Design TPU, start of the top module:
module TPU(
    clk,
    rst_n,
    in_valid,
    K,
    M,
    N,
    busy,
    A_wr_en,
    A_index,
    A_data_in,
    A_data_out,
    B_wr_en,
    B_index,
    B_data_in,
    B_data_out,
    C_wr_en,
    C_index,
    C_data_in,
    C_data_out
);
Settings: LEC_CHECK=0, CAP_MARGIN=30, CELL_PAD_IN_SITES_DETAIL_PLACEMENT=0, CELL_PAD_IN_SITES_GLOBAL_PLACEMENT=3, CORE_MARGIN=4, CORE_UTILIZATION=54, SLEW_MARGIN=20; clock period 5.97 ns.
run.sh (not shown) runs the stock make flow with config.mk's settings and CLKGATE_MAP_FILE=.
The starting point aborted during 3_1_place_gp_skip_io with GPL-0301.
Change:
- CAP_MARGIN: 30 -> 15
- CELL_PAD_IN_SITES_DETAIL_PLACEMENT: 0 -> default
- CELL_PAD_IN_SITES_GLOBAL_PLACEMENT: 3 -> default
- CORE_MARGIN: 4 -> 2
- CORE_UTILIZATION: 54 -> 72
- CTS_CLUSTER_DIAMETER: default -> 29
- MAX_ROUTING_LAYER: default -> met4
- SETUP_SLACK_MARGIN: default -> 1.51
- clock period: 5.97 -> 5.56 ns (I/O delays scaled with it)
- The new run finished but fails on max-capacitance violations, negative setup slack
- die area went down by 26%
- synthesized cell count is unchanged
- area after synthesis is unchanged
Change:
- CAP_MARGIN: 15 -> 20
- CORE_UTILIZATION: 72 -> 40
- CTS_CLUSTER_DIAMETER: 29 -> default
- MAX_ROUTING_LAYER: met4 -> default
- SETUP_SLACK_MARGIN: 1.51 -> default
- clock period: 5.56 -> 9.85 ns (I/O delays scaled with it)
Effect: This time the run went through all stages and came out clean; critical path depth does not change; utilization went down by 45 points; clock power went down by 68%; global-route usage went down by 26 points; combinational power went down by 58%; count of clock-buffer cells in the layout went down by 167; cell count went up by 4.1%; routed wire length went down by 26%; clock skew went down by 0.024 ns.
Change:
- ABC_AREA: default -> 1
- CORE_UTILIZATION: 40 -> 72
- CTS_CLUSTER_SIZE: default -> 21
- PLACE_DENSITY_LB_ADDON: default -> 0.16
- SETUP_SLACK_MARGIN: default -> 0.37
- clock period: 9.85 -> 2.43 ns (I/O delays scaled with it)
After rerunning: The changed run stopped in 5_1_grt, error GRT-0232. Area after synthesis climbs by about 2.5%. Die area drops by 43%. Synthesized cell count climbs by 29%.
Change:
- CAP_MARGIN: 20 -> 15
- CTS_CLUSTER_DIAMETER: default -> 397
- CTS_CLUSTER_SIZE: 21 -> default
- MAX_ROUTING_LAYER: default -> met4
- PLACE_DENSITY_LB_ADDON: 0.16 -> default
- SETUP_SLACK_MARGIN: 0.37 -> default
- clock period: 2.43 -> 5.47 ns (I/O delays scaled with it)
What happened:
- Now the flow finished but failed the layout checks on negative setup slack
- die area does not change
- area after synthesis stays the same
- synthesized cell count is unchanged
Change:
- CTS_CLUSTER_DIAMETER: 397 -> 27
- SETUP_SLACK_MARGIN: default -> -0.39
=>
- The new run finished with negative setup slack left
- die area does not change
- design area rises by a few percent
- routed wire length rises by roughly a tenth
- clock-buffer cell count rises by 255
- non-clock buffer count falls by 42
- utilization rises by 3.9 points
- total power rises by a quarter to a third
- synthesized cell count stays the same


build 86:
Starting RTL as in the previous note.
Settings: LEC_CHECK=0, ABC_AREA=1, CAP_MARGIN=20, CORE_MARGIN=2, CORE_UTILIZATION=72, CTS_CLUSTER_DIAMETER=396, CTS_CLUSTER_SIZE=21, HOLD_SLACK_MARGIN=0.29, PLACE_DENSITY_LB_ADDON=0.16, SETUP_SLACK_MARGIN=0.37, SLEW_MARGIN=20; clock period 2.43 ns.
Build 86 did not finish; a tool error ended it in global routing.
Input changes introduced in build 71 (baseline for comparison: build 86):
Settings: CORE_UTILIZATION: 72 -> 70; HOLD_SLACK_MARGIN: 0.29 -> unset; MAX_ROUTING_LAYER: unset -> met4; CAP_MARGIN: 20 -> 15; ABC_AREA: 1 -> unset; CTS_CLUSTER_SIZE: 21 -> unset; SETUP_SLACK_MARGIN: 0.37 -> 1.51; PLACE_DENSITY_LB_ADDON: 0.16 -> unset; CTS_CLUSTER_DIAMETER: 396 -> unset; the clock period (ns, I/O delays scaled along): 2.43 -> 5.56.
==> comparison <==
In build 71 relative to build 86, post-cts gate resize count had gone up slightly. Sort build 71 and build 86 by area figure in the yosys stat output, ascending, and build 71 comes first. Build 71 vs build 86: post-cts hold-fix buffer tally down. The die width of build 86 and that of build 71 are within noise of each other. Between build 71 and build 86, total number of H-tree levels is lower for build 86, build 71 comes in above that. To summarise build 71: no stage aborted, but the layout did not pass its checks, failing on setup timing. Looking only at total instance count after detailed placement, and setting everything else aside, the lower value of build 71 and build 86 goes to build 71. Build 71 vs build 86, post-detailed-placement cell area went down by about 9%. | post-placement worst setup slack | build 71 vs build 86 | 1.24 ns higher |. On floorplan core density: build 71 sits below build 86. Final RePlAce weighted congestion: build 71 < build 86.
Modified inputs, build 51 compared to build 71
Settings: a deleted MAX_ROUTING_LAYER that had been met4; a deleted SETUP_SLACK_MARGIN that had been 1.51; a change of CORE_UTILIZATION from 70 to 72; an added CTS_CLUSTER_SIZE of 30; a change of CAP_MARGIN from 15 to 20; a change of the clock period (ns, I/O delays scaled along) from 5.56 to 7.92.
==> results <==
Diff build 71 -> build 51: detailed router's first-iteration violation count down 988; switching power as a share of total power flat.
Looking at setup slack across build 51 and build 71, the one that comes out higher is build 51.
Worst slew margin relative to its limit, build 51 and build 71: larger value in build 51
Between build 51 and build 71, it is build 51 whose detailed route wirelength on metal2 is lower, by 15 mm.
What the final checks of build 51 revealed, after a flow that finished every stage, was a layout that fails on setup timing.
Number of antenna cells inserted: build 51 vs build 71 down 10
Taking build 71 as 1.0, build 51 lands at 0.912 on total routed wirelength.
Clock skew: build 51 worse than build 71
Compared with build 71, build 51 shows a lower routability congestion estimate.
Edits applied to the flow inputs when going from build 51 to build 35:
Settings: swapping 30 for 21 in CTS_CLUSTER_SIZE; putting SETUP_SLACK_MARGIN at 0.37 where nothing was set; putting PLACE_DENSITY_LB_ADDON at 0.16 where nothing was set; putting CTS_CLUSTER_DIAMETER at 387 where nothing was set; putting ABC_AREA at 1 where nothing was set; putting HOLD_SLACK_MARGIN at 0.29 where nothing was set; swapping 7.92 for 2.43 in the clock period (ns, I/O delays scaled along).
Findings:
Each of build 35 and build 51 falls short of a clean finish. What ended build 35 was a tool error in global routing; the run never finished. The final report for build 51 shows a completed flow and a layout that fails verification, specifically setup timing. Post-synthesis instance total: build 35 vs build 51 up 29%. Lower horizontal die size was reported by build 51, not build 35. Compared with build 51, in build 35 core area grew by 0.0039 mm^2; simple-gate portion of the synthesized area rose by 2.9 points. Build 35: tally of unique sky130hd cells used after synthesis about 36% below build 51. Against build 51, vertical die dimension in build 35 rose slightly. NOTE: count of hold buffers inserted by post-cts repair in build 35 exceeds that of build 51. From build 51 to build 35 the numbers moved as follows: post-synthesis instance area went up about 2.5%, number of buffers created by CTS saw a decrease. Taking build 35 as 1.0, build 51 lands at 0.885 on post-place instance area.
Power is estimated from default activity; no workload was simulated.
